## alpha
// alu
module alu #(
	parameter DATA_WIDTH = 32,
	parameter INST_WIDTH = 4
)(
	input                   i_clk,
	input                   i_rst_n,
	input  [DATA_WIDTH-1:0] i_data_a,
	input  [DATA_WIDTH-1:0] i_data_b,
	input  [INST_WIDTH-1:0] i_inst,
	input                   i_valid,
	output [DATA_WIDTH-1:0] o_data,
	output                  o_overflow,
	output                  o_valid
);
	reg [DATA_WIDTH - 1:0] o_data_r, o_data_w;
	reg o_overflow_r, o_overflow_w;
	reg o_valid_r, o_valid_w;
	reg [2 * DATA_WIDTH - 1:0] o_mul_temp;
	integer i;
	assign o_data = o_data_r;
	assign o_overflow = o_overflow_r;
	assign o_valid = o_valid_r;
	always @(*) begin
		if (i_valid) begin
			case (i_inst)
				4'd0: begin
					o_data_w = i_data_a + i_data_b;
					if (i_data_a[DATA_WIDTH - 1] && i_data_b[DATA_WIDTH - 1] && ~o_data_w[DATA_WIDTH - 1]) begin
						o_overflow_w = 1;
					end
					else if (~i_data_a[DATA_WIDTH - 1] && ~i_data_b[DATA_WIDTH - 1] && o_data_w[DATA_WIDTH - 1]) begin
						o_overflow_w = 1;
					end
					else begin
						o_overflow_w = 0;
					end
					o_valid_w = 1;
				end
  ...
clock: 10.9 ns
lec_check: 0
cap_margin: 20
cell_pad_in_sites_global_placement: 0
core_aspect_ratio: 0.63
core_margin: 2
core_utilization: 72
cts_cluster_diameter: 33
cts_cluster_size: 37
gpl_timing_driven: 1
place_density_lb_addon: 0.23
setup_slack_margin: 1.5
slew_margin: 5
tns_end_percent: 25
run.sh (not shown) runs the stock make flow with config.mk's settings and CLKGATE_MAP_FILE=.
The flow did not stop early for alpha: all stages ran, and the layout cleared the timing, DRC and antenna checks.
### alpha -> beta
--- a/flow/config.mk
+++ b/flow/config.mk
@@ -9,3 +9,2 @@
 export CELL_PAD_IN_SITES_GLOBAL_PLACEMENT = 0
-export CORE_ASPECT_RATIO = 0.63
 export CORE_MARGIN = 2
@@ -13,7 +12,7 @@
 export CTS_CLUSTER_DIAMETER = 33
-export CTS_CLUSTER_SIZE = 37
+export CTS_CLUSTER_SIZE = 24
 export GPL_TIMING_DRIVEN = 1
-export PLACE_DENSITY_LB_ADDON = 0.23
-export SETUP_SLACK_MARGIN = 1.5
-export SLEW_MARGIN = 5
+export PLACE_DENSITY = 0.64
+export SETUP_SLACK_MARGIN = -0.61
+export SLEW_MARGIN = 40
 export TNS_END_PERCENT = 25
==> flow/constraint.sdc <==
create_clock -name core_clock -period 9.82 [get_ports {i_clk}]
set_input_delay 1.9640 -clock core_clock [delete_from_list [all_inputs] [get_ports {i_clk}]]
set_output_delay 1.9640 -clock core_clock [all_outputs]
set_load 0.01 [all_outputs]
--- outcome ---
The starting density of the core of beta falls short of that of alpha by 0.29 points. beta vs alpha, total of cells resized after clock tree synthesis went down by 209. Post-CTS setup-driven buffer insertion count in beta is 45 lower than in alpha. The flow ended early for beta: it failed with a tool error in global routing (5_1_grt). Pre-CTS setup slack: beta < alpha. Per the comparison of beta with alpha, placer's final routability congestion estimate decreased 0.016; synthesized instance count essentially unchanged. Comparing beta with alpha, the die area came out essentially unchanged.
For gamma, these inputs were changed with respect to beta:
--- a/flow/config.mk
+++ b/flow/config.mk
@@ -7,12 +7,13 @@
 export LEC_CHECK = 0
+export ABC_AREA = 1
 export CAP_MARGIN = 20
 export CELL_PAD_IN_SITES_GLOBAL_PLACEMENT = 0
-export CORE_MARGIN = 2
+export CORE_MARGIN = 7
 export CORE_UTILIZATION = 72
 export CTS_CLUSTER_DIAMETER = 33
-export CTS_CLUSTER_SIZE = 24
+export CTS_CLUSTER_SIZE = 95
 export GPL_TIMING_DRIVEN = 1
-export PLACE_DENSITY = 0.64
+export PLACE_DENSITY = 0.35
 export SETUP_SLACK_MARGIN = -0.61
-export SLEW_MARGIN = 40
+export SLEW_MARGIN = 25
 export TNS_END_PERCENT = 25
==> flow/constraint.sdc <==
create_clock -name core_clock -period 6.14 [get_ports {i_clk}]
set_input_delay 1.2280 -clock core_clock [delete_from_list [all_inputs] [get_ports {i_clk}]]
set_output_delay 1.2280 -clock core_clock [all_outputs]
set_load 0.01 [all_outputs]
Results
In the summary table, gamma is marked failed, with error GRT-0116 raised in global routing (5_1_grt). In gamma, the horizontal extent of the die came out 27 um above the value in beta. Post-synthesis instance area of gamma exceeds that of beta by more than 10%. Re register share after synthesis: beta was higher than gamma. Summary of the comparison: area fraction in compound gates after synthesis is lower in gamma, relative to beta. Re clock buffer count from CTS: no difference whatsoever between gamma and beta. Chip area estimate from yosys synthesis was higher in the run labelled gamma. Any difference in global placer's final weighted congestion between beta and gamma is small enough to ignore. gamma — post-synthesis cell count about 36% higher, beta as reference. Die boundary height went up by more than 10% going from beta to gamma. Number of post-CTS setup repair buffers up 49 in gamma wrt beta.


run A:
alu again, from the RTL that the note above started with.
Settings: LEC_CHECK=0, CAP_MARGIN=20, CORE_MARGIN=2, CORE_UTILIZATION=59, CTS_CLUSTER_DIAMETER=362, CTS_CLUSTER_SIZE=41, SETUP_SLACK_MARGIN=-0.35, SLEW_MARGIN=20, TNS_END_PERCENT=40; clock period 6.47 ns.
Run A: all stages done; final checks FAILED (setup timing).
--- input diff run A..run B ---
- CTS_CLUSTER_DIAMETER no longer set, was 362
- TNS_END_PERCENT no longer set, was 40
- SETUP_SLACK_MARGIN no longer set, was -0.35
- CTS_CLUSTER_SIZE no longer set, was 41
- CORE_UTILIZATION now 34, was 59
- the clock period (ns, I/O delays scaled along) now 11.8, was 6.47
--- outcome ---
Looking at the reports, run B completed the entire flow and the layout it produced met the timing, DRC and antenna checks.
[run B] worst hold slack after final layout rose 1060 ps relative to run A
The lower average routed wire per standard cell of run A and run B is in run B.
Against run A, run B reports a non-clock buffer count that is lower.
Between run A and run B, share of the clock period used by the worst path is higher for run A, run B comes in under that.
Via count of the routed design on run B is down relative to run A.
Area added between synthesis and finish | run B below run A
Design area delta (run B − run A): favourable
#### Input delta (run C over run B)
- putting SETUP_SLACK_MARGIN at 1.91 where nothing was set
- swapping 34 for 51 in CORE_UTILIZATION
- swapping 11.8 for 6.47 in the clock period (ns, I/O delays scaled along)
## What came out
- Run C: flow complete, layout not clean; failing: setup timing
- Run B finished all stages; the layout is clean.
- Summary of run C over run B: die area fell 40,000 µm²; global-route usage rose 18 points; total number of vias rose 4,166; register share of the cell area fell 0.37 points.
Changes in run D relative to run C:
- removing SETUP_SLACK_MARGIN (formerly 1.91)
- changing CORE_UTILIZATION from 51 to 40
- changing the clock period (ns, I/O delays scaled along) from 6.47 to 12.0
- The final layout from run D, which completed every stage, passed the timing, DRC and antenna checks at the end of the flow.
- Of run D and run C, run D shows the lower routed wire length, with run C above it.
- In run D relative to run C, area of the die had gone up by more than a quarter.
- met3 routing resource usage after global routing ended up 3.7 points lower on run D than on run C.
- Reported for run D and run C, post-synthesis instance area turned out identical to the last digit.
- Sequential share of layout area delta for run D relative to run C: 0.39 points higher
- Count of distinct cell types in the synthesized netlist came out exactly the same in run D and run C.
The following lists how run E was set up differently from run D:
- an added HOLD_SLACK_MARGIN of 0.05
- an added GPL_ROUTABILITY_DRIVEN of 0
- an added CORE_ASPECT_RATIO of 1.58
- a change of CORE_MARGIN from 2 to 5
- an added SETUP_SLACK_MARGIN of 2.99
- an added GPL_TIMING_DRIVEN of 0
- an added CELL_PAD_IN_SITES_DETAIL_PLACEMENT of 2
Notes after the runs:
- For run E, the flow was terminated by a tool error in 4_1_cts and produced no final design.
- Summary of run E over run D: number of standard-cell rows in the floorplan climbed 30, starting utilization of the core area barely changed, floorplan net count barely changed, synthesized area barely changed.
